Design ATM_TOP, start of the top module:
module ATM_TOP #(parameter  P_WIDTH = 16,
                            B_WIDTH = 20, 
							C_WIDTH = 6)
( 
    input   wire                    clk,
    input   wire                    rst,
	input wire [C_WIDTH-1:0]         card_number,
	input wire                       card_in,
    input wire                      button_0,
    input wire                      button_1,
    input wire                      button_2,
    input wire                      button_3,
    input wire                      button_4,
    input wire                      button_5,
    input wire                      button_6,
    input wire                      button_7,
    input wire                      button_8,
    input wire                      button_9,
    input wire                      enter_button,
    input wire                      cancel_button,
    input wire                      withdraw_button,
    input wire                      deposit_button,
    input wire                      show_balance,
	input wire                      another_service,
    input wire                      English_button,
    input wire                      Arabic_button,
	input wire                      multiple_100_button,
    input wire                      multiple_1000_button,
    input wire     [B_WIDTH-1:0]     actual_deposit_value,
	input wire [31:0]                threshold,
	output wire	                         card_out,
	output wire  [B_WIDTH-1:0]     updated_balance,  
	output wire                    operation_done, 
	output wire                    error,
	output wire                    wrong_password
	);
Size: ~1700 cells after synthesis, about 350 flip-flops, roughly 110 I/O pins.
clock: 9.34 ns
lec_check: 0
cap_margin: 20
cell_pad_in_sites_detail_placement: 0
cell_pad_in_sites_global_placement: 1
core_margin: 6
core_utilization: 23
cts_cluster_size: 71
gpl_routability_driven: 1
gpl_timing_driven: 1
hold_slack_margin: 0.14
max_routing_layer: met5
min_routing_layer: met2
place_density_lb_addon: 0.13
setup_slack_margin: 1.33
slew_margin: 20
tns_end_percent: 65
run.sh (not shown) runs the stock make flow with config.mk's settings and CLKGATE_MAP_FILE=.
The first run completed with no timing, DRC or antenna violations.
Change:
==> flow/config.mk (replaced) <==
export PLATFORM = sky130hd
export DESIGN_NAME = ATM_TOP
export DESIGN_NICKNAME = ATM_TOP
export VERILOG_FILES = /design/flow/design.v
export SDC_FILE = /design/flow/constraint.sdc
export NUM_CORES = 4
export LEC_CHECK = 0
export CAP_MARGIN = 20
export CORE_MARGIN = 2
export CORE_UTILIZATION = 40
export SLEW_MARGIN = 20
==> flow/constraint.sdc (replaced) <==
create_clock -name core_clock -period 6.0 [get_ports {clk}]
set_input_delay 1.2000 -clock core_clock [delete_from_list [all_inputs] [get_ports {clk}]]
set_output_delay 1.2000 -clock core_clock [all_outputs]
set_load 0.01 [all_outputs]
What happened: Power rises by well over a third. First-iteration DRC count falls by well over a third. Design area falls by a few percent. Combinational power rises by well over a third. Critical path depth stays the same. Die area falls by well over a third. Global-route usage falls by 0.78 points. Non-clock buffer count falls by 2. Wire length falls by a quarter to a third. Synthesized area does not change. Via count falls by a quarter to a third.
Change:
==> flow/constraint.sdc (replaced) <==
create_clock -name core_clock -period 5.35 [get_ports {clk}]
set_input_delay 1.0700 -clock core_clock [delete_from_list [all_inputs] [get_ports {clk}]]
set_output_delay 1.0700 -clock core_clock [all_outputs]
set_load 0.01 [all_outputs]
What happened:
- core utilization increases by 0.24 points
- die area stays the same
- clock skew hardly moves
- synthesized cell count is unchanged
Change:
--- a/flow/config.mk
+++ b/flow/config.mk
@@ -10 +10 @@
-export CORE_UTILIZATION = 40
+export CORE_UTILIZATION = 15
==> flow/constraint.sdc (replaced) <==
create_clock -name core_clock -period 7.4 [get_ports {clk}]
set_input_delay 1.4800 -clock core_clock [delete_from_list [all_inputs] [get_ports {clk}]]
set_output_delay 1.4800 -clock core_clock [all_outputs]
set_load 0.01 [all_outputs]
=> The changed run completed with no timing, DRC or antenna violations; clock power shrinks by 26%; clock skew grows by 0.0030 ns; combinational power shrinks by about 28%.
Change:
--- a/flow/config.mk
+++ b/flow/config.mk
@@ -9,2 +9,3 @@
-export CORE_MARGIN = 2
-export CORE_UTILIZATION = 15
+export CORE_MARGIN = 6
+export CORE_UTILIZATION = 40
+export CTS_CLUSTER_SIZE = 14
@@ -11,0 +13 @@
+export TNS_END_PERCENT = 85
==> flow/constraint.sdc (replaced) <==
create_clock -name core_clock -period 6.0 [get_ports {clk}]
set_input_delay 1.2000 -clock core_clock [delete_from_list [all_inputs] [get_ports {clk}]]
set_output_delay 1.2000 -clock core_clock [all_outputs]
set_load 0.01 [all_outputs]
Routed wire length drops by 6.7%.
Sequential power increases by 23%.
Final area drops by 5.5%.
Clock power climbs by 27%.
Worst setup slack is worse by 0.52 ns.
Final cell count falls by 30%.
Global-route usage rose by 11 points.
Via count is lower by 0.33%.
Change:
--- a/flow/config.mk
+++ b/flow/config.mk
@@ -9,3 +9,3 @@
-export CORE_MARGIN = 6
-export CORE_UTILIZATION = 40
-export CTS_CLUSTER_SIZE = 14
+export CORE_MARGIN = 2
+export CORE_UTILIZATION = 61
+export SETUP_SLACK_MARGIN = 0.88
@@ -13 +12,0 @@
-export TNS_END_PERCENT = 85
==> flow/constraint.sdc (replaced) <==
create_clock -name core_clock -period 3.96 [get_ports {clk}]
set_input_delay 0.7920 -clock core_clock [delete_from_list [all_inputs] [get_ports {clk}]]
set_output_delay 0.7920 -clock core_clock [all_outputs]
set_load 0.01 [all_outputs]
=>
- register-to-register slack got worse by 1.4 ns
- die size fell by about 40%
- core utilization rose by 28 points
- clock power rose by about 40%
- cell count fell by about 5%

---

Starting RTL as in the previous note.
make LEC_CHECK=0 ABC_AREA=0 CAP_MARGIN=20 CELL_PAD_IN_SITES_DETAIL_PLACEMENT=1 CELL_PAD_IN_SITES_GLOBAL_PLACEMENT=2 CORE_MARGIN=8 CORE_UTILIZATION=40 CTS_CLUSTER_DIAMETER=307 CTS_CLUSTER_SIZE=14 PLACE_DENSITY=0.38 SETUP_SLACK_MARGIN=0.53 SLEW_MARGIN=40 TNS_END_PERCENT=85 finish   # period 6.45 ns
Edit:
ABC_AREA = unset   (was 0)
CELL_PAD_IN_SITES_DETAIL_PLACEMENT = unset   (was 1)
CELL_PAD_IN_SITES_GLOBAL_PLACEMENT = unset   (was 2)
CORE_MARGIN = 2   (was 8)
CORE_UTILIZATION = 67   (was 40)
CTS_CLUSTER_DIAMETER = unset   (was 307)
CTS_CLUSTER_SIZE = unset   (was 14)
PLACE_DENSITY = unset   (was 0.38)
SETUP_SLACK_MARGIN = 1.17   (was 0.53)
SLEW_MARGIN = 20   (was 40)
TNS_END_PERCENT = unset   (was 85)
clock period = 4.28 ns   (was 6.45 ns; I/O delays follow)
What happened: The new run went through all stages and came out clean; sequential power went up by well over a third; final cell count shrinks by a little under a tenth; global-route usage came out higher by 12 points; count of clock-buffer cells in the layout climbs by 8; design area rises by a few percent; core utilization rose by 36 points.
Edit:
ABC_AREA = 1   (was unset)
CORE_UTILIZATION = 72   (was 67)
CTS_CLUSTER_DIAMETER = 375   (was unset)
SETUP_SLACK_MARGIN = unset   (was 1.17)
clock period = 3.46 ns   (was 4.28 ns; I/O delays follow)
Outcome: Count of clock-buffer cells in the layout shrinks by 6. Fmax grows by 7.4%. Via count rises by 33%. Global-route usage came out higher by 8.8 points. Core utilization increases by 2.3 points. Power went up by 28%.
Edit:
ABC_AREA = unset   (was 1)
CORE_UTILIZATION = 40   (was 72)
CTS_CLUSTER_DIAMETER = unset   (was 375)
clock period = 7.66 ns   (was 3.46 ns; I/O delays follow)
- total power drops by well over a third
- worst setup slack gains 1.7 ns
- critical path depth decreases by 15
- synthesized cell count fell by a quarter to a third
- wire length came out lower by about a fifth
- clock-buffer cell count rises by 5
- global-route usage falls by 22 points
- clock power goes down by well over a third
- final area is lower by a few percent
Edit:
SETUP_SLACK_MARGIN = 1.37   (was unset)
clock period = 5.35 ns   (was 7.66 ns; I/O delays follow)
Outcome:
- count of clock-buffer cells in the layout increases by 3
- die size stays the same
- global-route usage is higher by 0.71 points
- routed wire length rises by a few percent
- design area goes up by a few percent
- final cell count came out higher slightly
- synthesized cell count is unchanged
- clock skew is higher by 0.0072 ns
- first-iteration DRC count is lower by a few percent
- clock power climbs by well over a third
Edit:
CAP_MARGIN = 5   (was 20)
CORE_UTILIZATION = 67   (was 40)
SETUP_SLACK_MARGIN = -0.35   (was 1.37)
clock period = 3.7 ns   (was 5.35 ns; I/O delays follow)
What happened: The new run completed and failed the layout checks on negative setup slack; flip-flop count stays the same; non-clock buffer count came out higher by 75; sequential power went up by 44%; setup slack degrades by 1.6 ns; sequential share of layout area went down by 0.43 points.

---

ATM_TOP again, from the RTL that the note above started with.
==> flow/config.mk <==
export PLATFORM = sky130hd
export DESIGN_NAME = ATM_TOP
export DESIGN_NICKNAME = ATM_TOP
export VERILOG_FILES = /design/flow/design.v
export SDC_FILE = /design/flow/constraint.sdc
export NUM_CORES = 4
export LEC_CHECK = 0
export CAP_MARGIN = 20
export CORE_MARGIN = 2
export CORE_UTILIZATION = 72
export CTS_CLUSTER_SIZE = 88
export PLACE_DENSITY = 0.4
export SLEW_MARGIN = 20
==> flow/constraint.sdc <==
create_clock -name core_clock -period 3.48 [get_ports {clk}]
set_input_delay 0.6960 -clock core_clock [delete_from_list [all_inputs] [get_ports {clk}]]
set_output_delay 0.6960 -clock core_clock [all_outputs]
set_load 0.01 [all_outputs]
The starting point finished but fails on setup timing.
Change:
Settings changed: CORE_UTILIZATION 72 to 39, CTS_CLUSTER_SIZE 88 to unset, PLACE_DENSITY 0.4 to unset.
Clock period 3.48 ns to 5.35 ns, I/O delays scaled along.
=>
- The new run finished clean
- synthesized cell count stays the same
- worst hold slack gains 0.36 ns
- setup slack gains 0.79 ns
- clock-buffer cell count rose by 8
Change:
Settings changed: ABC_AREA set to 1, CORE_UTILIZATION 39 to 70, CTS_CLUSTER_DIAMETER set to 196.
Clock period 5.35 ns to 2.97 ns, I/O delays scaled along.
The new run finished but failed the layout checks on setup timing.
Combinational power is higher to 3.4 times its value.
Routed wire length climbs by 33%.
Total power rose by 100%.
Non-clock buffer count increases by 188.
Global-route usage grows by 23 points.
Clock power goes up by 74%.
Final cell count went up by 32%.
Clock skew came out higher by 0.0068 ns.
Change:
Settings changed: ABC_AREA 1 to unset, CTS_CLUSTER_DIAMETER 196 to unset, CTS_CLUSTER_SIZE set to 38, PLACE_DENSITY set to 0.64, SETUP_SLACK_MARGIN set to 1.17.
Clock period 2.97 ns to 4.28 ns, I/O delays scaled along.
With this change the flow completed without violations.
Clock skew barely changes.
Synthesized area went down by 6.2%.
Worst setup slack gains 1.0 ns.
Wire length went down by 6.2%.
Total power went down by 36%.
Clock power went down by 33%.
Die size went down by 6.1%.
Non-clock buffer count went down by 95.

---

ATM_TOP again, from the RTL that the note above started with.
Settings: LEC_CHECK=0, ABC_AREA=0, CAP_MARGIN=20, CELL_PAD_IN_SITES_GLOBAL_PLACEMENT=2, CORE_MARGIN=8, CORE_UTILIZATION=40, CTS_CLUSTER_DIAMETER=307, CTS_CLUSTER_SIZE=14, SETUP_SLACK_MARGIN=0.53, SLEW_MARGIN=15, TNS_END_PERCENT=85; clock period 6.45 ns.
Next try:
ABC_AREA = unset   (was 0)
CELL_PAD_IN_SITES_GLOBAL_PLACEMENT = unset   (was 2)
CORE_MARGIN = 2   (was 8)
CTS_CLUSTER_DIAMETER = unset   (was 307)
CTS_CLUSTER_SIZE = 80   (was 14)
HOLD_SLACK_MARGIN = -0.02   (was unset)
SETUP_SLACK_MARGIN = unset   (was 0.53)
SLEW_MARGIN = 20   (was 15)
clock period = 6.0 ns   (was 6.45 ns; I/O delays follow)
=>
- The changed run completed with no timing, DRC or antenna violations
- total power came out higher by 18%
- hold slack is worse by 4.9 ps
- clock-buffer cell count climbs by 6
- setup slack degrades by 180 ps
- routed wire length fell by 13%
- combinational power climbs by 5.3%
- cell area came out higher by 1.8%
- first-iteration DRC count increases by 25%
- synthesized area is unchanged

---

== run 1 ==
Starting RTL as in the previous note.
clock: 2.14 ns
lec_check: 0
abc_area: 1
cap_margin: 0
core_margin: 2
core_utilization: 72
cts_cluster_diameter: 355
cts_cluster_size: 96
place_density: 0.4
slew_margin: 20
Seen in the log of run 1: DPL-0033 during clock tree synthesis, after which the run never completed.
The inputs of run 2 differ from those of run 1 as listed below.
- a change of CAP_MARGIN from 0 to 20
- an added SETUP_SLACK_MARGIN of 0.55
- a change of CTS_CLUSTER_DIAMETER from 355 to 375
- a change of CTS_CLUSTER_SIZE from 96 to 100
- a deleted PLACE_DENSITY that had been 0.4
- a change of the clock period (ns, I/O delays scaled along) from 2.14 to 2.97
Findings:
Compared with run 1, in run 2 number of placed I/O pins shows no meaningful change, number of cells produced by synthesis was more or less identical, area of placed instances moved down, synthesized net count about even.
Run 1 -> run 2: proportion of register bits with asynchronous set or reset after synthesis delta 0, exact match
Run 2: it failed with a tool error in clock tree synthesis, so there are no final results.
Summary of run 2 over run 1: die area essentially unchanged, HPWL after detailed placement moved down.
From run 2 to run 1, post-synthesis instance area did not move at all.
Setup slack at placement was higher in run 2 than in run 1.
Of run 1 and run 2, the run reporting the higher total instance count after detailed placement was run 1.
Inputs modified between run 2 and run 3:
- GPL_ROUTABILITY_DRIVEN now 1, previously not set
- CTS_CLUSTER_SIZE now 74, was 100
- CAP_MARGIN now 10, was 20
- SETUP_SLACK_MARGIN now -0.18, was 0.55
- MIN_ROUTING_LAYER now met1, previously not set
- PLACE_DENSITY now 0.67, previously not set
- CTS_CLUSTER_DIAMETER no longer set, was 375
- HOLD_SLACK_MARGIN now 0.3, previously not set
- MAX_ROUTING_LAYER now met5, previously not set
==> comparison <==
- Sequential area share after synthesis came out exactly the same in run 3 and run 2.
- Changes observed in run 3 relative to run 2: row count was more or less identical, pre-CTS worst setup slack went down by 98 ps.
- No crash in run 3: every stage finished, but the layout fails its final checks due to negative setup slack.
- HPWL after detailed placement on run 3 is behind run 2.
- Compared run 3 against run 2; global placement routability congestion within noise.
- Run 2 → run 3: cell count after placement flat, synthesized netlist net count did not really move, instance area after placement went down 130 sq um.
- From run 2 to run 3, share of flip-flops with an asynchronous set or reset did not move at all.
- Reported for run 3 and run 2, yosys synthesis chip area turned out identical to the last digit.
Relative to run 3, the following input files were edited for run 4:
- swapping 10 for 35 in CAP_MARGIN
- swapping -0.18 for 0.75 in SETUP_SLACK_MARGIN
- swapping 2.97 for 3.11 in the clock period (ns, I/O delays scaled along)
==> results <==
- Reported for run 3 and run 4, synthesized cell count turned out identical to the last digit.
- Comparing run 4 against run 3, there is no change at all in core utilization at floorplan.
- Re fraction of registers with async set/reset: no difference whatsoever between run 3 and run 4.
- Comparing run 4 against run 3, there is no change at all in number of synthesized flops with an enable pin.
- From run 3 to run 4 the numbers moved as follows: number of instances in the placed design saw a decrease; y dimension of the die saw little to no change.
- Re flip-flop and latch count after synthesis: no difference whatsoever between run 4 and run 3.
- Weighted congestion reported at the end of routability-driven placement, run 4 vs run 3: down by a few percent
- The log for run 4 ends in global routing with error GRT-0232, so the run never completed.
- Area after detailed placement went down by a few percent going from run 3 to run 4.
- Worst slack at placement sits higher in run 4 than in run 3.
- Taking run 3 over run 4, the post-CTS resize count ratio works out to 0.13.

---

Setup of v6:
Starting RTL as in the previous note.
Settings: LEC_CHECK=0, ABC_AREA=0, CAP_MARGIN=20, CORE_MARGIN=2, CORE_UTILIZATION=71, CTS_CLUSTER_DIAMETER=229, CTS_CLUSTER_SIZE=75, MAX_ROUTING_LAYER=met4, PLACE_DENSITY_LB_ADDON=0.01, SETUP_SLACK_MARGIN=0.91, SLEW_MARGIN=20; clock period 3.12 ns.
The flow ended early for v6: it failed with a tool error in 4_1_cts.
For v7, these inputs were changed with respect to v6:
- CTS_CLUSTER_DIAMETER changed from 229 to 196
- CORE_UTILIZATION changed from 71 to 72
- CTS_CLUSTER_SIZE removed (was 75)
- MAX_ROUTING_LAYER removed (was met4)
- PLACE_DENSITY_LB_ADDON changed from 0.01 to 0.28
- SETUP_SLACK_MARGIN changed from 0.91 to 1.01
- the clock period (ns, I/O delays scaled along) changed from 3.12 to 3.39
[summary]
- [v7 vs v6] number of placed cells counting well taps: lower in v7
- Diff v7 and v6: half-perimeter wire length after placement lower in v7
- Row die area: v7 lower / v6 higher
- Stage in which a tool error killed v6: 4_1_cts.
- In the summary table, v7 is marked failed, with error GRT-0116 raised in 5_1_grt.
Power and IR drop assume default switching activity.
